== run A ==
==> flow/design.v (excerpt) <==
module snack(
    input ps2_data,
    input ps2_clk,
    input clk,
    input [1:0] speed_mode,
    input rst_n,
    input key,
    output hsync,
    output vsync,
    output beep,
    output [3:0] vga_r,
    output [3:0] vga_g,
    output [3:0] vga_b
    );
    wire key_r,key_l,key_u,key_d;
    PS2 ps2(.clk(clk),.rst(!rst_n),.ps2_clk(ps2_clk),.ps2_data(ps2_data),.up(key_u),.left(key_l),.right(key_r),.down(key_d));
    wire [9:0] col;
    wire [8:0] row;
    wire [9:0] box_x;
    wire [8:0] box_y;
    wire drive;
    wire snake_r;
    wire snake_head;
    snack_control u1_snack_control(
        .clk(clk),
        .rst_n(rst_n),
        .key_r(key_r),
        .key_l(key_l),
        .key_u(key_u),
        .key_d(key_d),
        .box_x(box_x),
        .box_y(box_y),
        .x_pos(col),
        .y_pos(row),
        .speed_mode(speed_mode),
        .drive(drive),
        .snack_r(snake_r),
        .snake_head(snake_head)
                  );
    random_box u1_random_box(
        .clk(clk),
        .rst_n(rst_n),
        .drive(drive), 
        .box_x(box_x), 
        .box_y(box_y)
    );
    wire [11:0] pixel;
    wire rdn;
  ...
==> flow/config.mk <==
export PLATFORM = sky130hd
export DESIGN_NAME = snack
export DESIGN_NICKNAME = snack
export VERILOG_FILES = /design/flow/design.v
export SDC_FILE = /design/flow/constraint.sdc
export NUM_CORES = 4
export LEC_CHECK = 0
export CAP_MARGIN = 20
export CORE_MARGIN = 2
export CORE_UTILIZATION = 70
export CTS_CLUSTER_SIZE = 18
export PLACE_DENSITY_LB_ADDON = 0.19
export SETUP_SLACK_MARGIN = 1.68
export SLEW_MARGIN = 20
==> flow/constraint.sdc <==
create_clock -name core_clock -period 5.7 [get_ports {clk}]
set_input_delay 1.1400 -clock core_clock [delete_from_list [all_inputs] [get_ports {clk}]]
set_output_delay 1.1400 -clock core_clock [all_outputs]
set_load 0.01 [all_outputs]
run.sh (not shown) runs the stock make flow with config.mk's settings and CLKGATE_MAP_FILE=.
Run A: done, clean on timing, DRC and antenna
Setup changes, run A to run B
- PLACE_DENSITY_LB_ADDON removed (was 0.19)
- CTS_CLUSTER_DIAMETER newly set to 397
- SETUP_SLACK_MARGIN changed from 1.68 to 1.69
- CORE_UTILIZATION changed from 70 to 72
- CTS_CLUSTER_SIZE changed from 18 to 10
- PLACE_DENSITY newly set to 0.4
Diff run A..run B | worst slack on hold paths | negligible
In run B, overall die area is lower than in run A.
Summary of the comparison: final cycle utilization of the critical path is higher in run B, relative to run A.
Relative to run A, the pin count of the biggest net entering global routing measured on run B has decreased by more than 10%.
Run B gives less synthesis-to-layout area growth than run A did.
Note that the power density of the placed cells recorded for run A amounts to 1.05 times the value seen in run B.
Via count of the first global-routing pass in run B is 2.0% below run A.
On global-route usage: between run B and run A, it ends up lower for run A.
Changes observed in run B relative to run A: clock-buffer cell count has increased; slew at the pin closest to its max-slew limit now larger.
Run B and run A ended up with roughly the same footprint of the multi-input gates.
Input-level comparison between run C and run B:
- swapping 10 for 14 in CTS_CLUSTER_SIZE
- putting PLACE_DENSITY_LB_ADDON at 0.02 where nothing was set
- swapping 397 for 352 in CTS_CLUSTER_DIAMETER
- swapping 1.69 for -0.4 in SETUP_SLACK_MARGIN
- putting ABC_AREA at 1 where nothing was set
- swapping 20 for 5 in CAP_MARGIN
- clearing PLACE_DENSITY, which used to be 0.4
- putting HOLD_SLACK_MARGIN at 0.26 where nothing was set
Results
- Run C reports its cell with the biggest individual delay on the critical path as nor2_1 while run B reports a2111oi_2.
- Count of cells along the worst register-to-register path: run C higher than run B
- Compared with run B, in run C combinational power up 12%, H-tree depth reported by CTS lost 1, largest stage delay on the critical path rose 0.12 ns.
For run D, these inputs were changed with respect to run C:
- SETUP_SLACK_MARGIN changed from -0.4 to 1.68
- CTS_CLUSTER_SIZE changed from 14 to 18
- HOLD_SLACK_MARGIN changed from 0.26 to 0.29
- PLACE_DENSITY_LB_ADDON changed from 0.02 to 0.19
- CTS_CLUSTER_DIAMETER removed (was 352)
- CAP_MARGIN changed from 5 to 20
==> comparison <==
- Run D and run C ended up with roughly the same total of flip-flops plus latches after synthesis.
- Comparing achievable clock frequency for run C and run D, the bigger number came from run D.
- Of run D and run C, it is run D that has the higher power share of the clock group.
- Run comparison: run D cell with the biggest individual delay on the critical path dfxtp_2; run C cell with the biggest individual delay on the critical path nor2_1
- Run D vs. run C: setup clock skew after layout has decreased; global routing met2 resource utilization has increased.
- Power (run C / run D): 0.882

---

snack again, from the RTL that the note above started with.
Settings: LEC_CHECK=0, CAP_MARGIN=5, CORE_MARGIN=2, CORE_UTILIZATION=72, CTS_CLUSTER_DIAMETER=25, CTS_CLUSTER_SIZE=56, HOLD_SLACK_MARGIN=0.23, PLACE_DENSITY_LB_ADDON=0.0, SETUP_SLACK_MARGIN=1.7, SLEW_MARGIN=20; clock period 5.79 ns.
Next try:
- CTS_CLUSTER_DIAMETER: 25 -> not set
- clock period: 5.79 -> 5.7 ns (I/O delays scaled with it)
Effect:
- The changed run produced a clean layout
- final area went down by 5.1%
- synthesized cell count is unchanged
- wire length came out lower by 1.4%
- worst setup slack improved by 0.023 ns
- power fell by 29%
- register-to-register slack gains 0.02 ns
Next try:
- ABC_AREA: not set -> 1
- CAP_MARGIN: 5 -> 20
- CTS_CLUSTER_SIZE: 56 -> not set
- HOLD_SLACK_MARGIN: 0.23 -> 0.29
- PLACE_DENSITY_LB_ADDON: 0.0 -> 0.03
- SETUP_SLACK_MARGIN: 1.7 -> 1.49
=> Hold slack got worse by 0.026 ns; worst setup slack improved by 0.42 ns; cell count climbs by about 16%; clock skew climbs by 0.010 ns; total power climbs by about 4%.

---

snack again, from the RTL that the note above started with.
clock: 40.0 ns
lec_check: 0
abc_area: 0
cap_margin: 20
cell_pad_in_sites_detail_placement: 1
core_margin: 2
core_utilization: 65
cts_cluster_diameter: 81
cts_cluster_size: 80
gpl_routability_driven: 0
max_routing_layer: met4
min_routing_layer: met1
setup_slack_margin: 5.0
slew_margin: 20
tns_end_percent: 95
The starting point failed in global routing on ODB-0269.
Then changed:
ABC_AREA = 1   (was 0)
CELL_PAD_IN_SITES_DETAIL_PLACEMENT = default   (was 1)
CTS_CLUSTER_DIAMETER = default   (was 81)
GPL_ROUTABILITY_DRIVEN = default   (was 0)
TNS_END_PERCENT = default   (was 95)
Outcome:
- Now the flow completed with no timing, DRC or antenna violations
- synthesized area went up by a few percent
- die area goes up by a few percent
- synthesized cell count rose by about a fifth
Then changed:
CORE_UTILIZATION = 68   (was 65)
CTS_CLUSTER_DIAMETER = 294   (was default)
CTS_CLUSTER_SIZE = default   (was 80)
MAX_ROUTING_LAYER = default   (was met4)
MIN_ROUTING_LAYER = default   (was met1)
SETUP_SLACK_MARGIN = default   (was 5.0)
clock period = 20.2 ns   (was 40.0 ns; I/O delays follow)
- The new run ran to the end with no violations
- utilization came out higher by 3.0 points
- cell count came out lower by 0.80%
- total power came out higher by 100%
- non-clock buffer count came out higher by 4
Then changed:
ABC_AREA = default   (was 1)
CORE_UTILIZATION = 40   (was 68)
CTS_CLUSTER_DIAMETER = default   (was 294)
clock period = 10.3 ns   (was 20.2 ns; I/O delays follow)
=>
- global-route usage is lower by 15 points
- worst setup slack degrades by 7.5 ns
- cell area is lower slightly
- wire length is higher by a few percent
- via count is lower by roughly a tenth
- non-clock buffer count is higher by 14
Then changed:
CORE_UTILIZATION = 59   (was 40)
clock period = 10.4 ns   (was 10.3 ns; I/O delays follow)
=> Global-route usage went up by 11 points. Cell count went down by a few percent. Clock-buffer cell count went up by 12. Die size went down by a quarter to a third. Power went down by a few percent.

---

Setup of lane 1:
snack again, from the RTL that the note above started with.
Settings: LEC_CHECK=0, CAP_MARGIN=20, CORE_MARGIN=2, CORE_UTILIZATION=40, SETUP_SLACK_MARGIN=0.51, SLEW_MARGIN=20; clock period 10.3 ns.
--- input diff lane 1..lane 2 ---
Settings: an added GPL_TIMING_DRIVEN of 0; a change of SETUP_SLACK_MARGIN from 0.51 to 2.43; a change of the clock period (ns, I/O delays scaled along) from 10.3 to 40.0.
### Flow results
- Across both runs, maximum vdd drop was lower for lane 2 than for lane 1.
- Re final worst hold slack: lane 1 and lane 2 aren't equal, and the higher value belongs to lane 1.
- Going from lane 1 to lane 2, final cell count has increased, critical path depth saw a decrease, worst slew slack as a fraction of its limit went down 15 points.
- Compared with lane 1, lane 2 shows a fraction of the core area covered by cells at the end of the flow that is 1.4 points higher.
- On area occupied by multi-input gates, lane 2 tracks lane 1 almost exactly.
- On total power after layout, the lower figure sits with lane 2, not lane 1.
- Lane 2: done, clean on timing, DRC and antenna
- Detailed route wirelength on metal3 in lane 2 is 51% higher than in lane 1
What lane 3 does differently from lane 2 at the input level:
Settings: SETUP_SLACK_MARGIN removed (was 2.43); GPL_TIMING_DRIVEN removed (was 0); the clock period (ns, I/O delays scaled along) changed from 40.0 to 8.48.
--- outcome ---
Share of the clock period used by the worst path after layout was higher in the run labelled lane 3. Summary of lane 3 over lane 2: met2 layer usage reported by global route down 3.3 points, clock-cell share of area up 0.20 points, area added between synthesis and finish down 4.1 points.

---

Setup of run 1:
snack again, from the RTL that the note above started with.
make LEC_CHECK=0 ABC_AREA=1 CAP_MARGIN=20 CORE_MARGIN=2 CORE_UTILIZATION=68 CTS_CLUSTER_DIAMETER=232 SLEW_MARGIN=20 finish   # period 16.4 ns
Run 1: no failed stages, no open violations at the end
[inputs] run 2 vs run 1
diff --git a/flow/config.mk b/flow/config.mk
--- a/flow/config.mk
+++ b/flow/config.mk
@@ -8 +7,0 @@
-export ABC_AREA = 1
@@ -11,2 +10,3 @@
-export CORE_UTILIZATION = 68
-export CTS_CLUSTER_DIAMETER = 232
+export CORE_UTILIZATION = 72
+export PLACE_DENSITY_LB_ADDON = 0.0
+export SETUP_SLACK_MARGIN = 1.7
==> flow/constraint.sdc <==
create_clock -name core_clock -period 5.7 [get_ports {clk}]
set_input_delay 1.1400 -clock core_clock [delete_from_list [all_inputs] [get_ports {clk}]]
set_output_delay 1.1400 -clock core_clock [all_outputs]
set_load 0.01 [all_outputs]
[summary]
Run 2 went all the way through synthesis, placement and routing and the layout is clean on timing, DRC and antenna. Comparing run 1 and run 2, the higher routed wire length is on run 1. Compared with run 1, in run 2 relative contribution of sequential cells to total power went up 1.5 points; total area of multi-input combinational cells saw an increase. In run 2, met3 track utilization from global routing is higher than in run 1. Min wire length of the first global-routing pass across run 1 and run 2: run 2. Run 2 does better than run 1 on die size. Run 1 → run 2: maximum vdd ir drop up about 200%, layout filler cell count down 1308. Between run 2 and run 1, it is run 2 whose height of the chip is lower, by about 4.5%. | netlist area before placement | run 2 vs run 1 | 0.0020 sq mm lower |. Via density per instance: run 2 vs run 1 up 9.0%.
For run 3, these inputs were changed with respect to run 2:
diff --git a/flow/config.mk b/flow/config.mk
--- a/flow/config.mk
+++ b/flow/config.mk
@@ -11,2 +11,4 @@
-export PLACE_DENSITY_LB_ADDON = 0.0
-export SETUP_SLACK_MARGIN = 1.7
+export CTS_CLUSTER_DIAMETER = 378
+export CTS_CLUSTER_SIZE = 10
+export PLACE_DENSITY_LB_ADDON = 0.09
+export SETUP_SLACK_MARGIN = 1.69
Notes after the runs:
No stage failed in run 3, and the final checks on the layout all came back clean.
Run 3 leaves more setup margin than run 2.
From run 3 to run 2, share of the yosys chip area belonging to registers did not move at all.
Post-route total power | run 3 below run 2
Average vias per placed instance across run 2 and run 3: no real change.
NOTE: post-CTS repair timing setup buffer count in run 3 falls short of that of run 2
Changes in run 4 relative to run 3:
diff --git a/flow/config.mk b/flow/config.mk
--- a/flow/config.mk
+++ b/flow/config.mk
@@ -11,4 +11 @@
-export CTS_CLUSTER_DIAMETER = 378
-export CTS_CLUSTER_SIZE = 10
-export PLACE_DENSITY_LB_ADDON = 0.09
-export SETUP_SLACK_MARGIN = 1.69
+export SETUP_SLACK_MARGIN = 1.49
## What came out
- Delta (run 4 minus run 3): sequential share of cell area lost 0.22 points, first-pass GRT wire length picked up an extra about 0.6%, detailed router's first-iteration violation count picked up an extra 136, met3 capacity usage during global routing picked up an extra 0.51 points, post-route cell area picked up an extra about 0.7%.
- In run 4 the shortest period the worst path allows turned out 360 ps higher than in run 3.
- Post-cts repair resize count ends up lower on run 4.
- Taking run 3 as the reference, in run 4 wire length increased about 1.2%, critical path depth decreased 3.
Power figures rest on the tool's default switching activity, not on a simulated workload.
